==> inputs of onyx <==
==> flow/design.v <==
module p_datapath
	(clk, counter, data_ina, data_inb, data_rdy,key_ina, key_inb, cipher_out);
input clk, data_ina, data_inb;
input [1:0] data_rdy;
input [7:0] counter;
input [63:0] key_ina, key_inb;	
output [127:0] cipher_out;
wire [63:0] Xout_a, Xout_b, Yout_a, Yout_b;
data_share2 share_a(.clk(clk), .data_rdy(data_rdy), .counter(counter[0]), .data_in(data_ina), 
						 .key_in(key_ina), .X_out(Xout_a), .Y_out(Yout_a), .Y_in(Yout_b));				 
data_share2 share_b(.clk(clk), .data_rdy(data_rdy), .counter(counter[0]), .data_in(data_inb), 
						 .key_in(key_inb), .X_out(Xout_b), .Y_out(Yout_b), .Y_in(Yout_a));
wire [127:0] res1, res2;
reg sel1, sel2;
always @(*) begin
	if (134 <= counter) begin
		sel1 <= 1;
		sel2 <= 1;
	end
	else begin		
		sel1 <= 0;
		sel2 <= 0;
	end
end
quick_mux_128 SHARE_A_OUT_MUX_128( .in1({Xout_a, Yout_a}), .in2(128'd0), .out(res1), .sel(sel1) );
quick_mux_128 SHARE_B_OUT_MUX_128( .in1({Xout_b, Yout_b}), .in2(128'd0), .out(res2), .sel(sel2) );
assign cipher_out = res1 ^ res2;
endmodule  
module data_share2(clk, data_rdy, counter, data_in,key_in, X_out, Y_out, Y_in);
input clk, counter, data_in;
input [63:0] key_in;
input [1:0] data_rdy;	
input [63:0] Y_in;
output [63:0] X_out, Y_out;
reg [63:0] X, Y;
wire [63:0] XL1_1, XL2_1, XL8_1;
assign XL1_1 = {X[62:0], X[63]}; 
assign XL2_1 = {X[61:0], X[63:62]}; 
assign XL8_1 = {X[55:0], X[63:56]}; 
wire [63:0] YL1_1, YL8_2;
assign YL1_1 = {Y[62:0], Y[63]}; 
assign YL8_2 = {Y_in[55:0], Y_in[63:56]}; 
wire [63:0] sout1, sout2;
sub1 s1(Y, XL2_1, XL8_1, XL1_1, sout1);
sub1 s2(X, key_in, YL1_1, YL8_2, sout2);
always@(posedge clk)
begin
   if(data_rdy ==1) begin
		{X, Y} <= {data_in, X, Y[63:1]};
	end
	else if(data_rdy ==3) begin			
		if (counter == 1'b0) begin							
			X <= sout1 ;
			Y <= X;
		end
		else begin
			X <= sout2;
		end
	end
end
assign X_out = X;
assign Y_out = Y;
endmodule
module sub1(i1, i2, i3, i4, o1);
input [63:0] i1, i2, i3, i4;
output [63:0] o1;
wire [63:0] andout;
and4 a1(i3[3:0], i4[3:0], andout[3:0]);
and4 a2(i3[7:4], i4[7:4], andout[7:4]);
and4 a3(i3[11:8], i4[11:8], andout[11:8]);
and4 a4(i3[15:12], i4[15:12], andout[15:12]);
and4 a5(i3[19:16], i4[19:16], andout[19:16]);
and4 a6(i3[23:20], i4[23:20], andout[23:20]);
and4 a7(i3[27:24], i4[27:24], andout[27:24]);
and4 a8(i3[31:28], i4[31:28], andout[31:28]);
and4 a9(i3[35:32], i4[35:32], andout[35:32]);
and4 a10(i3[39:36], i4[39:36], andout[39:36]);
and4 a11(i3[43:40], i4[43:40], andout[43:40]);
and4 a12(i3[47:44], i4[47:44], andout[47:44]);
and4 a13(i3[51:48], i4[51:48], andout[51:48]);
and4 a14(i3[55:52], i4[55:52], andout[55:52]);
and4 a15(i3[59:56], i4[59:56], andout[59:56]);
and4 a16(i3[63:60], i4[63:60], andout[63:60]);
assign o1 = i1 ^ i2 ^ andout;
endmodule
module and4(a1, a2, andout);
input [3:0] a1,a2;
output [3:0] andout;
assign andout = a1 & a2;
endmodule
module quick_mux_128(in1, in2, out, sel);
input [127:0] in1,in2;
input sel;
output [127:0] out;
assign out = sel?(in1):in2;
endmodule	
`timescale 1ns / 1ps
module p_keysch10(clk, counter, data_in, data_rdy, key_out);
input clk, data_in;
input [1:0] data_rdy;
input [7:0] counter;
output [63:0] key_out;
reg [63:0] KX, KY;
localparam [0:67] Z = 68'b10101111011100000011010010011000101000010001111110010110110011101011;
localparam [63:0] c = 64'hfffffffffffffffc;
always@(posedge clk)
begin
	if(data_rdy == 2) begin
		{KX, KY} <= {data_in, KX, KY[63:1]};
	end
	else if(data_rdy == 3) begin
		if(counter[0] == 1'b1) begin
			KX <= c ^ Z[counter[7:1]] ^ KY ^ {KX[2:0],KX[63:3]} ^ {KX[3:0],KX[63:4]};
			KY <= KX;
		end
	end
end
assign key_out = KY ;
endmodule
`timescale 1ns / 1ps
module p_keysch11(clk, counter, data_in, data_rdy, key_out);
input clk, data_in;
input [1:0] data_rdy;
input [7:0] counter;
output [63:0] key_out;
reg [63:0] KX, KY;
always@(posedge clk)
begin
	if(data_rdy ==2) begin
		{KX, KY} <= {data_in, KX, KY[63:1]};
	end
	else if(data_rdy ==3) begin
		if(counter[0] == 1'b1) begin
			KX <= KY ^ {KX[2:0],KX[63:3]} ^ {KX[3:0],KX[63:4]};
			KY <= KX;
		end
	end
end
assign key_out = KY ;
endmodule
`timescale 1ns / 1ps
module simon2share(clk, data_ina, data_inb, data_rdy, cipher_out, Done);
input clk;
input data_ina, data_inb;
input [1:0] data_rdy;
output [127:0] cipher_out;
output reg Done;
reg [7:0] counter;
wire [63:0] keya, keyb;
always@(posedge clk)
begin
	if(data_rdy==0) begin
		counter <= 0;
	end
	else if(data_rdy ==3) begin			
		counter <= counter + 1;
	end
end
always @(posedge clk) begin
	if(data_rdy == 3 && (counter == 135))
		Done <= 1;			
	else
		Done <= 0;
end
p_datapath mydatapath(.clk(clk), .counter(counter), 
							 .data_ina(data_ina), .data_inb(data_inb),
							 .data_rdy(data_rdy), 
							 .key_ina(keya), .key_inb(keyb), 
							 .cipher_out(cipher_out));
p_keysch10 mykeysch_a(.clk(clk), .counter(counter), 
							 .data_in(data_ina), .data_rdy(data_rdy), .key_out(keya));
p_keysch11 mykeysch_b(.clk(clk), .counter(counter), 
							 .data_in(data_inb), .data_rdy(data_rdy), .key_out(keyb));						 
endmodule
==> flow/run.sh <==
#!/bin/bash
# the make line also repeats each setting of config.mk as NAME=value (left out here)
make -C /OpenROAD-flow-scripts/flow DESIGN_CONFIG=/design/flow/config.mk WORK_HOME=/design/flow/orfs CLKGATE_MAP_FILE= finish
==> flow/config.mk <==
export PLATFORM = sky130hd
export DESIGN_NAME = simon2share
export DESIGN_NICKNAME = simon2share
export VERILOG_FILES = /design/flow/design.v
export SDC_FILE = /design/flow/constraint.sdc
export NUM_CORES = 4
export LEC_CHECK = 0
export CAP_MARGIN = 15
export CELL_PAD_IN_SITES_GLOBAL_PLACEMENT = 0
export CORE_ASPECT_RATIO = 1.79
export CORE_MARGIN = 2
export CORE_UTILIZATION = 28
export CTS_CLUSTER_DIAMETER = 323
export HOLD_SLACK_MARGIN = 0.01
export MAX_ROUTING_LAYER = met4
export PLACE_DENSITY = 0.77
export SETUP_SLACK_MARGIN = 0.33
export SLEW_MARGIN = 20
==> flow/constraint.sdc <==
create_clock -name core_clock -period 3.17 [get_ports {clk}]
set_input_delay 0.6340 -clock core_clock [delete_from_list [all_inputs] [get_ports {clk}]]
set_output_delay 0.6340 -clock core_clock [all_outputs]
set_load 0.01 [all_outputs]
==> xenon (differences from onyx) <==
==> flow/config.mk (replaced) <==
export PLATFORM = sky130hd
export DESIGN_NAME = simon2share
export DESIGN_NICKNAME = simon2share
export VERILOG_FILES = /design/flow/design.v
export SDC_FILE = /design/flow/constraint.sdc
export NUM_CORES = 4
export LEC_CHECK = 0
export CAP_MARGIN = 20
export CORE_MARGIN = 2
export CORE_UTILIZATION = 72
export CTS_CLUSTER_SIZE = 32
export MAX_ROUTING_LAYER = met4
export PLACE_DENSITY = 0.41
export SETUP_SLACK_MARGIN = -0.23
export SLEW_MARGIN = 20
==> flow/constraint.sdc (replaced) <==
create_clock -name core_clock -period 3.42 [get_ports {clk}]
set_input_delay 0.6840 -clock core_clock [delete_from_list [all_inputs] [get_ports {clk}]]
set_output_delay 0.6840 -clock core_clock [all_outputs]
set_load 0.01 [all_outputs]
==> comparison <==
- onyx completed with no timing, DRC or antenna violations. xenon ran to the end with violations: setup timing.
- Between onyx and xenon, the lower critical path depth is in xenon (gap 3).
- In onyx the sequential share of layout area is lower than in xenon, by 2.7 points.
- In die area, onyx is at 2.5 times the value of xenon.
- Against xenon, the core utilization of onyx is lower by 47 points.
- Total power: xenon is lower than onyx (about 8%).
- Area after synthesis is the same in onyx and xenon.
- Hold slack: onyx is worse than xenon (18 ps).
- Of onyx and xenon, onyx has the higher via count (gap 0.44%, measured against xenon).
==> figures <==
item                                                                    xenon        onyx
Clock buffers                                                              65          49
Gpl congestion                                                         0.9677      0.9293
Result of the run                                    finished with violations  no timing/DRC/antenna violations
Layout check failures                                            setup timing           -
Master of the slowest instance on the critical path           clkdlybuf4s50_1     dfxtp_4
Power after layout                                                   30530 uW    33080 uW
Number of diodes added for antenna fixing                                   0           1
Register cell area after layout                                    15560 um^2  15570 um^2
Net load switching power                                             11440 uW    13200 uW
Layout-to-synthesis area ratio                                        1.1110x     1.1870x
Final worst hold slack                                               386.7 ps    369.0 ps
Stages on the worst setup path                                              7          10
Average wire per standard cell                                       21.29 um    20.35 um
Proportion of power drawn by the clock network                          20.9%       17.7%
Net count, final                                                         3405        3506
Quantity of gates resized following cts                                     2         423
Post-Route WL                                                        86.10 mm    102.8 mm
Worst clock skew on the final layout                                 24.92 ps    32.93 ps
Site row count                                                             78         167

========
==> inputs of 09-04 <==
RTL: the design.v shown in full above, as it stands there.
clock: 1.82 ns
lec_check: 0
abc_area: 1
cap_margin: 15
cell_pad_in_sites_global_placement: 0
core_margin: 2
core_utilization: 70
cts_cluster_diameter: 236
cts_cluster_size: 15
max_routing_layer: met4
place_density: 0.77
setup_slack_margin: 0.33
slew_margin: 20
run.sh (not shown) runs the stock make flow with config.mk's settings and CLKGATE_MAP_FILE=.
==> inputs of 03-01, as changes to 09-04 <==
ABC_AREA = default   (was 1)
CAP_MARGIN = 20   (was 15)
CELL_PAD_IN_SITES_DETAIL_PLACEMENT = 0   (was default)
CELL_PAD_IN_SITES_GLOBAL_PLACEMENT = default   (was 0)
CORE_MARGIN = 8   (was 2)
CORE_UTILIZATION = 40   (was 70)
CTS_CLUSTER_DIAMETER = default   (was 236)
CTS_CLUSTER_SIZE = 100   (was 15)
GPL_ROUTABILITY_DRIVEN = 0   (was default)
GPL_TIMING_DRIVEN = 0   (was default)
PLACE_DENSITY = 0.6   (was 0.77)
SETUP_SLACK_MARGIN = default   (was 0.33)
SLEW_MARGIN = 5   (was 20)
==> flow/constraint.sdc (replaced) <==
create_clock -name core_clock -period 5.0 [get_ports {clk}]
set_input_delay 1.0000 -clock core_clock [delete_from_list [all_inputs] [get_ports {clk}]]
set_output_delay 1.0000 -clock core_clock [all_outputs]
set_load 0.01 [all_outputs]
==> inputs of 04-23, as changes to 09-04 <==
ABC_AREA = default   (was 1)
CAP_MARGIN = 20   (was 15)
CELL_PAD_IN_SITES_GLOBAL_PLACEMENT = default   (was 0)
CORE_UTILIZATION = 61   (was 70)
CTS_CLUSTER_DIAMETER = default   (was 236)
CTS_CLUSTER_SIZE = default   (was 15)
MAX_ROUTING_LAYER = default   (was met4)
PLACE_DENSITY = 0.6   (was 0.77)
SETUP_SLACK_MARGIN = 0.51   (was 0.33)
==> flow/constraint.sdc (replaced) <==
create_clock -name core_clock -period 3.86 [get_ports {clk}]
set_input_delay 0.7720 -clock core_clock [delete_from_list [all_inputs] [get_ports {clk}]]
set_output_delay 0.7720 -clock core_clock [all_outputs]
set_load 0.01 [all_outputs]
==> comparison table <==
TNS Setup: 09-04 -89.76 ns; 04-23 0 ns; 03-01 0 ns
Final setup skew: 09-04 0.0184 ns; 04-23 0.0142 ns; 03-01 0.0223 ns
Crit path capture: 09-04 cipher_out[63]; 04-23 cipher_out[31]; 03-01 cipher_out[67]
Setup slack on the worst flop-to-flop path: 09-04 -0.18 ns; 04-23 1.34 ns; 03-01 1.74 ns
Worst slack at placement: 09-04 -0.637 ns; 04-23 0.844 ns; 03-01 -0.826 ns
Clock buf count: 09-04 41; 04-23 80; 03-01 76
Status: 09-04 failed layout checks; 04-23 no timing/DRC/antenna violations; 03-01 no timing/DRC/antenna violations
Reasons for failing layout checks: 09-04 negative setup slack; 04-23 -; 03-01 -
Synthesized-area fraction occupied by adder cells: 09-04 0.150%; 04-23 0.153%; 03-01 0.153%
Netlist Area Pre-Place: 09-04 33,500 µm²; 04-23 32,700 µm²; 03-01 32,700 µm²
Worst reg2reg path startpoint: 09-04 counter[3]$_SDFFE_PN0P_; 04-23 counter[0]$_SDFFE_PN0P_; 03-01 counter[0]$_SDFFE_PN0P_
Filler-free cell count of the finished design: 09-04 4,988; 04-23 4,140; 03-01 4,763
Unique masters post-synth: 09-04 35; 04-23 40; 03-01 40
Total via count in the routed design: 09-04 33,100; 04-23 23,900; 03-01 24,900
Number of global-route vias before repair: 09-04 29,700; 04-23 22,700; 03-01 24,400
Total global-route track usage: 09-04 43.6%; 04-23 30.8%; 03-01 22.9%
DIE WIDTH: 09-04 223 µm; 04-23 236 µm; 03-01 302 µm
Clock-pin slew of the registers on the worst-case setup and hold paths: 09-04 0.07 ns; 04-23 0.06 ns; 03-01 0.06 ns
Combinational-cell power consumption: 09-04 23.6 mW; 04-23 9.32 mW; 03-01 8.97 mW
Total placed instance area: 09-04 38,200 µm²; 04-23 34,500 µm²; 03-01 35,900 µm²
Clock network area share: 09-04 2.63%; 04-23 5.00%; 03-01 4.67%

========
==> inputs of run C <==
// simon2share: RTL as listed in full above, without the edits since
Settings: LEC_CHECK=0, ABC_AREA=1, CAP_MARGIN=0, CORE_MARGIN=2, CORE_UTILIZATION=72, PLACE_DENSITY=0.6, SETUP_SLACK_MARGIN=0.53, SLEW_MARGIN=20; clock period 3.57 ns.
==> run H: changes against run C <==
--- a/flow/config.mk
+++ b/flow/config.mk
@@ -9,6 +9,7 @@
 export CAP_MARGIN = 0
 export CORE_MARGIN = 2
 export CORE_UTILIZATION = 72
-export PLACE_DENSITY = 0.6
+export CTS_CLUSTER_SIZE = 10
+export PLACE_DENSITY = 0.41
 export SETUP_SLACK_MARGIN = 0.53
 export SLEW_MARGIN = 20
==> flow/constraint.sdc (replaced) <==
create_clock -name core_clock -period 2.19 [get_ports {clk}]
set_input_delay 0.4380 -clock core_clock [delete_from_list [all_inputs] [get_ports {clk}]]
set_output_delay 0.4380 -clock core_clock [all_outputs]
set_load 0.01 [all_outputs]
==> run R: changes against run C <==
==> flow/config.mk (replaced) <==
export PLATFORM = sky130hd
export DESIGN_NAME = simon2share
export DESIGN_NICKNAME = simon2share
export VERILOG_FILES = /design/flow/design.v
export SDC_FILE = /design/flow/constraint.sdc
export NUM_CORES = 4
export LEC_CHECK = 0
export CAP_MARGIN = 20
export CELL_PAD_IN_SITES_DETAIL_PLACEMENT = 1
export CORE_MARGIN = 2
export CORE_UTILIZATION = 40
export CTS_CLUSTER_SIZE = 15
export PLACE_DENSITY = 0.6
export SLEW_MARGIN = 5
==> flow/constraint.sdc (replaced) <==
create_clock -name core_clock -period 5.0 [get_ports {clk}]
set_input_delay 1.0000 -clock core_clock [delete_from_list [all_inputs] [get_ports {clk}]]
set_output_delay 1.0000 -clock core_clock [all_outputs]
set_load 0.01 [all_outputs]
==> run K: changes against run C <==
==> flow/config.mk (replaced) <==
export PLATFORM = sky130hd
export DESIGN_NAME = simon2share
export DESIGN_NICKNAME = simon2share
export VERILOG_FILES = /design/flow/design.v
export SDC_FILE = /design/flow/constraint.sdc
export NUM_CORES = 4
export LEC_CHECK = 0
export CAP_MARGIN = 20
export CORE_MARGIN = 2
export CORE_UTILIZATION = 40
export PLACE_DENSITY = 0.6
export SLEW_MARGIN = 20
==> flow/constraint.sdc (replaced) <==
create_clock -name core_clock -period 4.5 [get_ports {clk}]
set_input_delay 0.9000 -clock core_clock [delete_from_list [all_inputs] [get_ports {clk}]]
set_output_delay 0.9000 -clock core_clock [all_outputs]
set_load 0.01 [all_outputs]
==> comparison <==
In die size, run R and run K do not differ.
Via count: run H > run C > run R > run K.
Run R ran to the end with no violations. Run H finished but fails on setup timing. Run K passed the timing, DRC and antenna checks. Run C finished clean.
Worst hold slack, lowest first: run H, run C, run K, run R.
Of run H and run C, run H has the higher wire length (gap 11%, measured against run C).
Power and IR drop assume default switching activity.
